==> flow/design.v (excerpt) <==
module fairArb (
	input logic [15:0] bids,
	output logic [15:0] wins,
	input logic get_next_win,
	input logic clk,
	input logic rst
		);
For scale: roughly 380 cells after synthesis, about 35 I/O pins, ~2700 sq um of cells after synthesis.
Settings: LEC_CHECK=0, CAP_MARGIN=5, CELL_PAD_IN_SITES_GLOBAL_PLACEMENT=0, CORE_MARGIN=2, CORE_UTILIZATION=67, CTS_CLUSTER_DIAMETER=333, CTS_CLUSTER_SIZE=79, GPL_ROUTABILITY_DRIVEN=1, GPL_TIMING_DRIVEN=1, MAX_ROUTING_LAYER=met4, SETUP_SLACK_MARGIN=0.61, SLEW_MARGIN=20; clock period 3.92 ns.
run.sh (not shown) runs the stock make flow with config.mk's settings and CLKGATE_MAP_FILE=.
The baseline died in global routing (5_1_grt) (GRT-0232).
Rerun with:
- CAP_MARGIN: 5 -> 20
- CELL_PAD_IN_SITES_GLOBAL_PLACEMENT: 0 -> default
- CORE_UTILIZATION: 67 -> 40
- CTS_CLUSTER_DIAMETER: 333 -> default
- CTS_CLUSTER_SIZE: 79 -> default
- GPL_ROUTABILITY_DRIVEN: 1 -> default
- GPL_TIMING_DRIVEN: 1 -> default
- SETUP_SLACK_MARGIN: 0.61 -> default
- TNS_END_PERCENT: default -> 85
- clock period: 3.92 -> 4.0 ns (I/O delays scaled with it)
After rerunning: Now the flow ran to the end with no violations. Synthesized area does not change. Die size grows by 63%. Synthesized cell count does not change.

---

Setup of before:
fairArb again, from the RTL that the note above started with.
Settings: LEC_CHECK=0, ABC_AREA=1, CAP_MARGIN=20, CORE_ASPECT_RATIO=0.5, CORE_MARGIN=10, CORE_UTILIZATION=50, CTS_CLUSTER_DIAMETER=25, HOLD_SLACK_MARGIN=-0.07, SLEW_MARGIN=20; clock period 4.0 ns.
> inputs changed (before -> after)
- a change of CORE_MARGIN from 10 to 2
- a deleted CTS_CLUSTER_DIAMETER that had been 25
- a deleted HOLD_SLACK_MARGIN that had been -0.07
- a change of CORE_UTILIZATION from 50 to 57
- a deleted ABC_AREA that had been 1
- an added TNS_END_PERCENT of 5
- a deleted CORE_ASPECT_RATIO that had been 0.5
- an added SETUP_SLACK_MARGIN of 0.71
--- outcome ---
after vs before, multi-input logic portion of the cell area went down by 2.7 points.
before → after: chip area estimate from yosys synthesis closely matched the old numbers, combinational gate area increased by 19% relative to the old numbers.
Looking at utilization across before and after, the one that comes out higher is after.
On after: post-route cell area is 24% higher than what before gave.
Against before, placed cell count in after fell by more than 10%.
Per the comparison of after with before, overall via count from detail_route saw an increase, setup slack of the critical path after layout saw a decrease, net count after synthesis saw a decrease, total core area saw a decrease.

---

Starting RTL as in the previous note.
// fairArb
module fairArb (
	input logic [15:0] bids,
	output logic [15:0] wins,
	input logic get_next_win,
	input logic clk,
	input logic rst
		);
make LEC_CHECK=0 ABC_AREA=1 CAP_MARGIN=20 CORE_ASPECT_RATIO=1.47 CORE_MARGIN=2 CORE_UTILIZATION=69 CTS_CLUSTER_DIAMETER=239 CTS_CLUSTER_SIZE=95 PLACE_DENSITY=0.37 SLEW_MARGIN=20 TNS_END_PERCENT=5 finish   # period 4.6 ns
Next try:
==> flow/config.mk (replaced) <==
export PLATFORM = sky130hd
export DESIGN_NAME = fairArb
export DESIGN_NICKNAME = fairArb
export VERILOG_FILES = /design/flow/design.v
export SDC_FILE = /design/flow/constraint.sdc
export NUM_CORES = 4
export LEC_CHECK = 0
export CAP_MARGIN = 20
export CORE_MARGIN = 2
export CORE_UTILIZATION = 12
export SLEW_MARGIN = 20
==> flow/constraint.sdc (replaced) <==
create_clock -name core_clock -period 5.24 [get_ports {clk}]
set_input_delay 1.0480 -clock core_clock [delete_from_list [all_inputs] [get_ports {clk}]]
set_output_delay 1.0480 -clock core_clock [all_outputs]
set_load 0.01 [all_outputs]
After rerunning:
- clock power goes up by well over a third
- cell area increases by roughly a tenth
- worst hold slack is better by 0.0083 ns
- power is lower by roughly a tenth
- core utilization drops by 66 points
- via count came out lower by about a fifth
- wire length climbs by about a fifth
- non-clock buffer count rose by 18
Next try:
--- a/flow/config.mk
+++ b/flow/config.mk
@@ -8,4 +8,5 @@
 export CAP_MARGIN = 20
 export CORE_MARGIN = 2
-export CORE_UTILIZATION = 12
+export CORE_UTILIZATION = 60
+export PLACE_DENSITY = 0.37
 export SLEW_MARGIN = 20
=>
- clock-buffer cell count goes up by 1
- sequential cell count stays the same
- die size goes down by well over a third
- via count goes up by a few percent
- global-route usage goes up by 30 points
- design area goes down by roughly a tenth
- final cell count goes down by a quarter to a third
- combinational power goes up by a few percent
Next try:
--- a/flow/config.mk
+++ b/flow/config.mk
@@ -6,7 +6,8 @@
 export NUM_CORES = 4
 export LEC_CHECK = 0
+export ABC_AREA = 1
 export CAP_MARGIN = 20
 export CORE_MARGIN = 2
-export CORE_UTILIZATION = 60
-export PLACE_DENSITY = 0.37
+export CORE_UTILIZATION = 64
+export SETUP_SLACK_MARGIN = 1.01
 export SLEW_MARGIN = 20
==> flow/constraint.sdc (replaced) <==
create_clock -name core_clock -period 4.43 [get_ports {clk}]
set_input_delay 0.8860 -clock core_clock [delete_from_list [all_inputs] [get_ports {clk}]]
set_output_delay 0.8860 -clock core_clock [all_outputs]
set_load 0.01 [all_outputs]
Outcome: The new run ran to the end with no violations; global-route usage went up by 3.6 points; area after synthesis hardly moves; sequential power went up by 26%; register-to-register slack loses 0.14 ns; cell area went up by 5.4%; routed wire length went up by 4.7%; power went up by 43%; setup slack gains 0.29 ns; sequential share of layout area went down by 0.77 points; combinational power went up by about 60%; non-clock buffer count went down by 3.
Next try:
--- a/flow/config.mk
+++ b/flow/config.mk
@@ -10,4 +10,6 @@
 export CORE_MARGIN = 2
 export CORE_UTILIZATION = 64
+export CTS_CLUSTER_SIZE = 95
 export SETUP_SLACK_MARGIN = 1.01
 export SLEW_MARGIN = 20
+export TNS_END_PERCENT = 5
==> flow/constraint.sdc (replaced) <==
create_clock -name core_clock -period 3.51 [get_ports {clk}]
set_input_delay 0.7020 -clock core_clock [delete_from_list [all_inputs] [get_ports {clk}]]
set_output_delay 0.7020 -clock core_clock [all_outputs]
set_load 0.01 [all_outputs]
This time the run aborted during global routing (5_1_grt), error GRT-0116.
Die area is unchanged.
Synthesized area stays the same.
Synthesized cell count is unchanged.

---

fairArb again, from the RTL that the note above started with.
## fairArb
module fairArb (
	input logic [15:0] bids,
	output logic [15:0] wins,
	input logic get_next_win,
	input logic clk,
	input logic rst
		);
Settings: LEC_CHECK=0, CAP_MARGIN=10, CELL_PAD_IN_SITES_DETAIL_PLACEMENT=1, CELL_PAD_IN_SITES_GLOBAL_PLACEMENT=1, CORE_ASPECT_RATIO=0.88, CORE_MARGIN=2, CORE_UTILIZATION=40, GPL_TIMING_DRIVEN=0, HOLD_SLACK_MARGIN=0.21, MAX_ROUTING_LAYER=met4, MIN_ROUTING_LAYER=met2, PLACE_DENSITY_LB_ADDON=0.26, SETUP_SLACK_MARGIN=1.11, SLEW_MARGIN=25, TNS_END_PERCENT=5; clock period 4.0 ns.
The first run failed in global routing (5_1_grt).
Next try:
CELL_PAD_IN_SITES_DETAIL_PLACEMENT = not set   (was 1)
CELL_PAD_IN_SITES_GLOBAL_PLACEMENT = not set   (was 1)
HOLD_SLACK_MARGIN = not set   (was 0.21)
MAX_ROUTING_LAYER = not set   (was met4)
MIN_ROUTING_LAYER = met1   (was met2)
SETUP_SLACK_MARGIN = not set   (was 1.11)
SLEW_MARGIN = 20   (was 25)
=> With this change the flow passed the timing, design-rule and antenna checks; die size is unchanged; synthesized cell count is unchanged; synthesized area is unchanged.
Next try:
ABC_AREA = 1   (was not set)
CAP_MARGIN = 20   (was 10)
CORE_ASPECT_RATIO = not set   (was 0.88)
CORE_MARGIN = 9   (was 2)
CORE_UTILIZATION = 58   (was 40)
CTS_CLUSTER_DIAMETER = 239   (was not set)
CTS_CLUSTER_SIZE = 99   (was not set)
GPL_TIMING_DRIVEN = not set   (was 0)
MIN_ROUTING_LAYER = not set   (was met1)
PLACE_DENSITY_LB_ADDON = not set   (was 0.26)
The new run went through all stages and came out clean.
Core utilization grows by 20 points.
Cell count is higher by about a fifth.
Synthesized cell count climbs by well over a third.
Total power rises by roughly a tenth.
Area after synthesis hardly moves.
Maximum frequency climbs by a little under a tenth.
Worst hold slack stays flat.
Wire length goes down by roughly a tenth.
Via count came out higher by roughly a tenth.
Next try:
ABC_AREA = not set   (was 1)
CORE_ASPECT_RATIO = 0.5   (was not set)
CORE_MARGIN = 10   (was 9)
CORE_UTILIZATION = 60   (was 58)
CTS_CLUSTER_DIAMETER = not set   (was 239)
CTS_CLUSTER_SIZE = not set   (was 99)
HOLD_SLACK_MARGIN = -0.07   (was not set)
TNS_END_PERCENT = not set   (was 5)
Maximum frequency drops by a little under a tenth.
Power drops by a little under a tenth.
Routed wire length climbs by a few percent.
Flip-flop count does not change.
Via count drops by a few percent.
Clock skew is about the same.
Register-to-register slack degrades by 470 ps.
Global-route usage drops by 0.54 points.
Final area climbs by roughly a tenth.
Hold slack improves by 28 ps.
Clock power drops by a few percent.
Next try:
CORE_ASPECT_RATIO = not set   (was 0.5)
CORE_MARGIN = 9   (was 10)
CORE_UTILIZATION = 40   (was 60)
CTS_CLUSTER_DIAMETER = 344   (was not set)
CTS_CLUSTER_SIZE = 99   (was not set)
HOLD_SLACK_MARGIN = not set   (was -0.07)
TNS_END_PERCENT = 5   (was not set)
What happened: Final area grows by a few percent; utilization shrinks by 23 points; count of clock-buffer cells in the layout stays the same; non-clock buffer count grows by 15; synthesized cell count stays the same; setup slack improves by 130 ps; via count shrinks by a few percent; hold slack degrades by 20 ps; routed wire length grows slightly; fmax grows by a few percent.

---

## v42
fairArb again, from the RTL that the note above started with.
==> flow/design.v (excerpt) <==
module fairArb (
	input logic [15:0] bids,
	output logic [15:0] wins,
	input logic get_next_win,
	input logic clk,
	input logic rst
		);
	parameter SIZE = 3;
	parameter S0=3'b000, S1=3'b001, S2=3'b010, S3=3'b011, S4=3'b100, S5=3'b101, S6=3'b110;
	logic [SIZE-1:0] state;
	logic [SIZE-1:0] next_state;
	logic [3:0] dec1;
	logic [3:0] dec2;
	logic [15:0] bid1;
	logic [15:0] bid2;
	logic [15:0] b [15:0];
	logic [15:0] d [15:0];
	logic [15:0] out_check;
	logic [3:0] new_priority;
	logic [3:0] pr_in;
	logic [15:0] bids_cycle_f;
	logic [3:0] priority_f;
	logic [3:0] priority_d;
	logic [15:0] wins_d;
	logic sB, sD;
	logic [1:0] sC;
	always @ (*) begin
		case (sC)
			2'b00: priority_d = dec2;
			2'b01: priority_d = priority_f;
			2'b10: priority_d = pr_in;
			2'b11: priority_d = 0;
		endcase
	end
	always @ (*) begin
		case (sB)
			1'b0: wins_d = bid1;
			1'b1: wins_d = bid2;
		endcase
	end
	always @ (*) begin
		case (sD)
			1'b0: begin
				bid2 = out_check;
				pr_in = new_priority + 1;
			end
			1'b1: begin
				bid2 = d[priority_f];
				pr_in = priority_f + 1;
			end
		endcase
	end
	always @ (*) begin
		bids_cycle_f = bids;
		next_state = S0;
		new_priority = 4'd0;
		out_check = 16'd0;
		if ((bids_cycle_f & 16'd1) != 16'b0) begin
			bid1 = 16'd1;
		end
		else if ((bids_cycle_f & 16'd2) != 16'b0) begin
			bid1 = 16'd2;
		end
  ...
clock: 3.25 ns
lec_check: 0
cap_margin: 5
cell_pad_in_sites_global_placement: 0
core_margin: 2
core_utilization: 65
cts_cluster_diameter: 41
cts_cluster_size: 79
gpl_routability_driven: 1
gpl_timing_driven: 1
max_routing_layer: met4
setup_slack_margin: -0.1
slew_margin: 20
For v42, the flow was terminated by a tool error in clock tree synthesis and produced no final design.
Input changes introduced in v59 (baseline for comparison: v42):
Settings: CTS_CLUSTER_DIAMETER: 41 -> unset; CAP_MARGIN: 5 -> 20; CELL_PAD_IN_SITES_GLOBAL_PLACEMENT: 0 -> unset; SETUP_SLACK_MARGIN: -0.1 -> unset; MAX_ROUTING_LAYER: met4 -> unset; GPL_TIMING_DRIVEN: 1 -> unset; GPL_ROUTABILITY_DRIVEN: 1 -> unset; CORE_UTILIZATION: 65 -> 58; CTS_CLUSTER_SIZE: 79 -> unset; the clock period (ns, I/O delays scaled along): 3.25 -> 3.47.
Notes after the runs:
global routing: v59 exited with error. v59 against v42: synthesized instance count stayed essentially flat; chip area estimate from yosys synthesis stayed essentially flat. v59 vs v42 — chip width rose 5.5%. As far as compound-gate portion of the synthesized area goes, v42 and v59 are indistinguishable; the numbers are identical. Total number of placement rows delta for v59 relative to v42: about 4.3% higher. Global placement routability congestion, v59 vs v42: down by a few percent. Number of placed cells counting well taps delta (v59 -> v42): insignificant. For the initial cell density of the core, v59 came in 6.3 points lower than v42 did. Compared with v42, v59 shows detailed placement HPWL that has gone down by more than 10%. Per the comparison of v59 with v42, core outline area shows an increase of 10%, chip area shows an increase of 530 µm².
Modified inputs, v41 compared to v59
Settings: CORE_UTILIZATION now 40, was 58; the clock period (ns, I/O delays scaled along) now 3.75, was 3.47.
Of v59 and v41, only v59 never reached the final stage.
In the summary table, v59 is marked failed, with error GRT-0232 raised in global routing.
Delta (v41 minus v59): core region area went up, post-placement cell area went up about 1.2%, row count moved up, post-CTS resize count fell by 44.
Reported for v41 and v59, compound-gate portion of the synthesized area turned out identical to the last digit.
Per the comparison of v41 with v59, count of placed standard cells including taps increased 27; chip height +about 20%.
The die used by v41 is larger than the one used by v59.
v59 → v41: die width up 14 µm, area of the mapped netlist closely matched the old numbers, final estimated routing congestion in global placement fell 0.061.
--- input diff v41..v34 ---
Settings: CORE_UTILIZATION: 40 -> 57; SETUP_SLACK_MARGIN: unset -> 0.65; TNS_END_PERCENT: unset -> 5; the clock period (ns, I/O delays scaled along): 3.75 -> 4.0.
Worst hold slack across all endpoints for v34 is higher than for v41.
v34 leaves more setup margin than v41.
After detailed routing, v41 needs less wire than v34.
Looking only at relative area of non-clock buffer cells in the final design, and setting everything else aside, the higher value of v41 and v34 goes to v41.
Changes in v51 relative to v34:
Settings: SETUP_SLACK_MARGIN: 0.65 -> unset; CORE_UTILIZATION: 57 -> 40; MIN_ROUTING_LAYER: unset -> met1; CORE_ASPECT_RATIO: unset -> 0.88; PLACE_DENSITY_LB_ADDON: unset -> 0.26; TNS_END_PERCENT: 5 -> unset; CAP_MARGIN: 20 -> 10.
Buffering overhead: v34 and v51 compared, lower one is v51
Post-placement worst setup slack for v51 is lower than for v34.
Combinational share of power down 4.1 points in v51 wrt v34
Summary of v51 over v34: combinational power dropped 14%; number of placed instances with taps included increased about 7%; final critical delay including setup and external delays went up.
Summary of the comparison: logic share of the area is lower in v51, relative to v34.
Number of cell rows: v51 higher than v34
Power figures rest on the tool's default switching activity, not on a simulated workload.
